==> 09-28: inputs <==
## cpu
module cpu(clk,reset,s,load,in,out,N,V,Z,w);
  input clk, reset, s, load;
  input [15:0] in;
  output [15:0] out;
  output N, V, Z, w;
  wire [15:0] instruction_out;
  wire loada,loadb,loads,loadc,write,asel,bsel;
  wire [2:0] status;
  wire [1:0] op, ALUop, shift, vsel;
  wire [2:0] opcode, readnum, writenum, nsel;  
  wire [15:0] sximm5, sximm8; 
  wire [15:0] mdata = 16'b0;
  wire [7:0] PC = 8'b0;
  vDFFE #(16) instruct_reg(clk, load , in, instruction_out);  
  instruct_decoder decoder(   .instruction_out(instruction_out),
			        .nsel(nsel),
				.opcode(opcode),
				.op(op),
				.ALUop(ALUop),
				.sximm5(sximm5),
				.sximm8(sximm8),
				.shift(shift),
				.readnum(readnum),
				.writenum(writenum)
  );
  FSM state_machine(    .clk(clk),
			.reset(reset),
			.s(s),
			.w(w),
			.opcode(opcode),
			.op(op),
			.nsel(nsel),
			.loada(loada),
			.loadb(loadb),
			.loadc(loadc),
			.loads(loads),
			.vsel(vsel),
			.write(write),
			.asel(asel),
			.bsel(bsel)
  );
  datapath DP(          .clk(clk),
			.readnum(readnum),
			.writenum(writenum),
			.write(write),
			.vsel(vsel),
			.loada(loada),
			.loadb(loadb),
			.loadc(loadc),
			.loads(loads),
			.shift(shift),
			.ALUop(ALUop),
			.asel(asel),
			.bsel(bsel),
			.mdata(mdata),
			.status(status),
			.C(out),
			.sximm8(sximm8),
			.sximm5(sximm5),
			.PC(PC)
  );	
  assign N = status[0];
  ...
make LEC_CHECK=0 CAP_MARGIN=20 CELL_PAD_IN_SITES_DETAIL_PLACEMENT=1 CORE_MARGIN=2 CORE_UTILIZATION=40 GPL_ROUTABILITY_DRIVEN=0 HOLD_SLACK_MARGIN=0.25 MAX_ROUTING_LAYER=met4 SLEW_MARGIN=20 finish   # period 3.32 ns
run.sh (not shown) runs the stock make flow with config.mk's settings and CLKGATE_MAP_FILE=.
==> inputs of 03-04, as changes to 09-28 <==
CORE_ASPECT_RATIO = 0.6   (was default)
CORE_UTILIZATION = 64   (was 40)
CTS_CLUSTER_DIAMETER = 249   (was default)
HOLD_SLACK_MARGIN = 0.24   (was 0.25)
MAX_ROUTING_LAYER = default   (was met4)
MIN_ROUTING_LAYER = met2   (was default)
SLEW_MARGIN = 35   (was 20)
TNS_END_PERCENT = 70   (was default)
==> flow/constraint.sdc (replaced) <==
create_clock -name core_clock -period 7.0 [get_ports {clk}]
set_input_delay 1.4000 -clock core_clock [delete_from_list [all_inputs] [get_ports {clk}]]
set_output_delay 1.4000 -clock core_clock [all_outputs]
set_load 0.01 [all_outputs]
==> metrics.csv <==
stage,metric,value,unit
critical_path,number of logic stages on the critical path including buffering,21,
timing,worst slew slack as a fraction of its limit,0.2409,
critical_path,startpoint of the worst-slack reg-to-reg timing path,instruct_reg.out[9]$_DFFE_PP_,
cells_and_area,count of fill cells added during filler insertion,2539,
critical_path,CP bufs+invs,3,
run_status,list of failed layout checks,setup timing,
run_status,outcome,finished with violations,
timing,post-layout worst setup margin,-1.099,ns
critical_path,max incr delay on CP,0.45,ns
power_and_ir_drop,switching share of power,0.2531,
critical_path,timing endpoint of the critical path,DP.status_block.out[2]$_DFFE_PP_,
cells_and_area,logic share of the area,0.3254,
timing,Final Setup Violations,16,
the above is filed under 09-28

==> metrics.csv <==
stage,metric,value,unit
synthesis,fraction of the mapped netlist area in simple logic gates,0.1346,
place,Cells after DPL,1098,
run_status,first error,[ERROR GRT-0232] Routing congestion too high. Check the congestion heatmap in the GUI.,
cts,total clock buffers created by CTS,20,
global_route,global router's overall resource usage,0.8876,
place,Port Buf Inserts,39,
floorplan,total die area,17060,µm²
synthesis,number of synthesis warnings,8,
run_status,last flow stage reached,global routing (5_1_grt),
run_status,outcome,stopped before the end,
global_route,most congested layer reported by global routing,met3,
floorplan,# IOs,40,
cts,CTS Hold Bufs,0,
synthesis,Synth async-reset ratio,0,
the above is filed under 03-04



==> inputs of pepper <==
cpu again, from the RTL that the note above started with.
clock: 3.01 ns
lec_check: 0
abc_area: 0
cap_margin: 20
core_margin: 2
core_utilization: 70
cts_cluster_size: 31
place_density_lb_addon: 0.0
setup_slack_margin: 0.79
slew_margin: 20
==> inputs of nickel, as changes to pepper <==
==> flow/config.mk (replaced) <==
export PLATFORM = sky130hd
export DESIGN_NAME = cpu
export DESIGN_NICKNAME = cpu
export VERILOG_FILES = /design/flow/design.v
export SDC_FILE = /design/flow/constraint.sdc
export NUM_CORES = 4
export LEC_CHECK = 0
export ABC_AREA = 1
export CAP_MARGIN = 20
export CORE_MARGIN = 2
export CORE_UTILIZATION = 68
export SLEW_MARGIN = 20
export TNS_END_PERCENT = 5
==> flow/constraint.sdc (replaced) <==
create_clock -name core_clock -period 3.04 [get_ports {clk}]
set_input_delay 0.6080 -clock core_clock [delete_from_list [all_inputs] [get_ports {clk}]]
set_output_delay 0.6080 -clock core_clock [all_outputs]
set_load 0.01 [all_outputs]
==> inputs of amber, as changes to pepper <==
==> flow/config.mk (replaced) <==
export PLATFORM = sky130hd
export DESIGN_NAME = cpu
export DESIGN_NICKNAME = cpu
export VERILOG_FILES = /design/flow/design.v
export SDC_FILE = /design/flow/constraint.sdc
export NUM_CORES = 4
export LEC_CHECK = 0
export CAP_MARGIN = 20
export CORE_MARGIN = 2
export CORE_UTILIZATION = 58
export SETUP_SLACK_MARGIN = 0.88
export SLEW_MARGIN = 20
==> flow/constraint.sdc (replaced) <==
create_clock -name core_clock -period 3.04 [get_ports {clk}]
set_input_delay 0.6080 -clock core_clock [delete_from_list [all_inputs] [get_ports {clk}]]
set_output_delay 0.6080 -clock core_clock [all_outputs]
set_load 0.01 [all_outputs]
==> results <==
Of amber and nickel, amber has the higher via count (gap 5.4%, measured against nickel). In nickel the clock power is smaller than in amber, by 21%. Against nickel, the wire length of amber is larger by about 22%. Against pepper, the die size of nickel is higher by about 3.5%. Against nickel, the cell count of amber is smaller by 1.1%. Synthesized cell count is the same in pepper and amber. amber completed and failed the layout checks on negative setup slack. pepper did not get past clock tree synthesis with DPL-0033. nickel reached the layout checks and failed them: negative setup slack. Of amber and nickel, nickel has the higher critical path depth (gap 9). Of amber and nickel, amber has the higher total power (gap 17%, measured against nickel).
==> figures <==
item	amber	nickel	pepper
Router iterations before antenna repair	5	6	-
Switching power	2.056 mW	1.621 mW	-
Type of destination of the critical path	flip-flop	flip-flop	-
Post-synthesis instance total	876	985	876
Required time of the critical path	3360 ps	3390 ps	-
Number of OpenROAD warnings	46	46	-
Status	complete, but fails checks	complete, but fails checks	aborted with a tool error
Last stage reached	-	-	clock tree synthesis
Violated checks	negative setup slack	negative setup slack	-
Via count	8847	8397	-
Final count of negative-setup-slack endpoints	169	29	-
Remaining Overflow, GRT	0	0	-
Cell area reported after detailed placement	12310 um2	11910 um2	12300 um2
Buffer cell driving the clock tree root	sky130_fd_sc_hd__clkbuf_16	sky130_fd_sc_hd__clkbuf_16	-
Setup slack at placement	-1219 ps	-946.4 ps	-1293 ps
Leakage	5.575 nW	5.475 nW	-
Comb pwr share	19.4%	14.9%	-
Switching fraction of total power	27.17%	25.10%	-
Period utilization	138.6%	126.0%	-
Iteration-0 DRC count of the detailed router	949	846	-
No activity file was given, so power comes from the tool's default toggle rates.
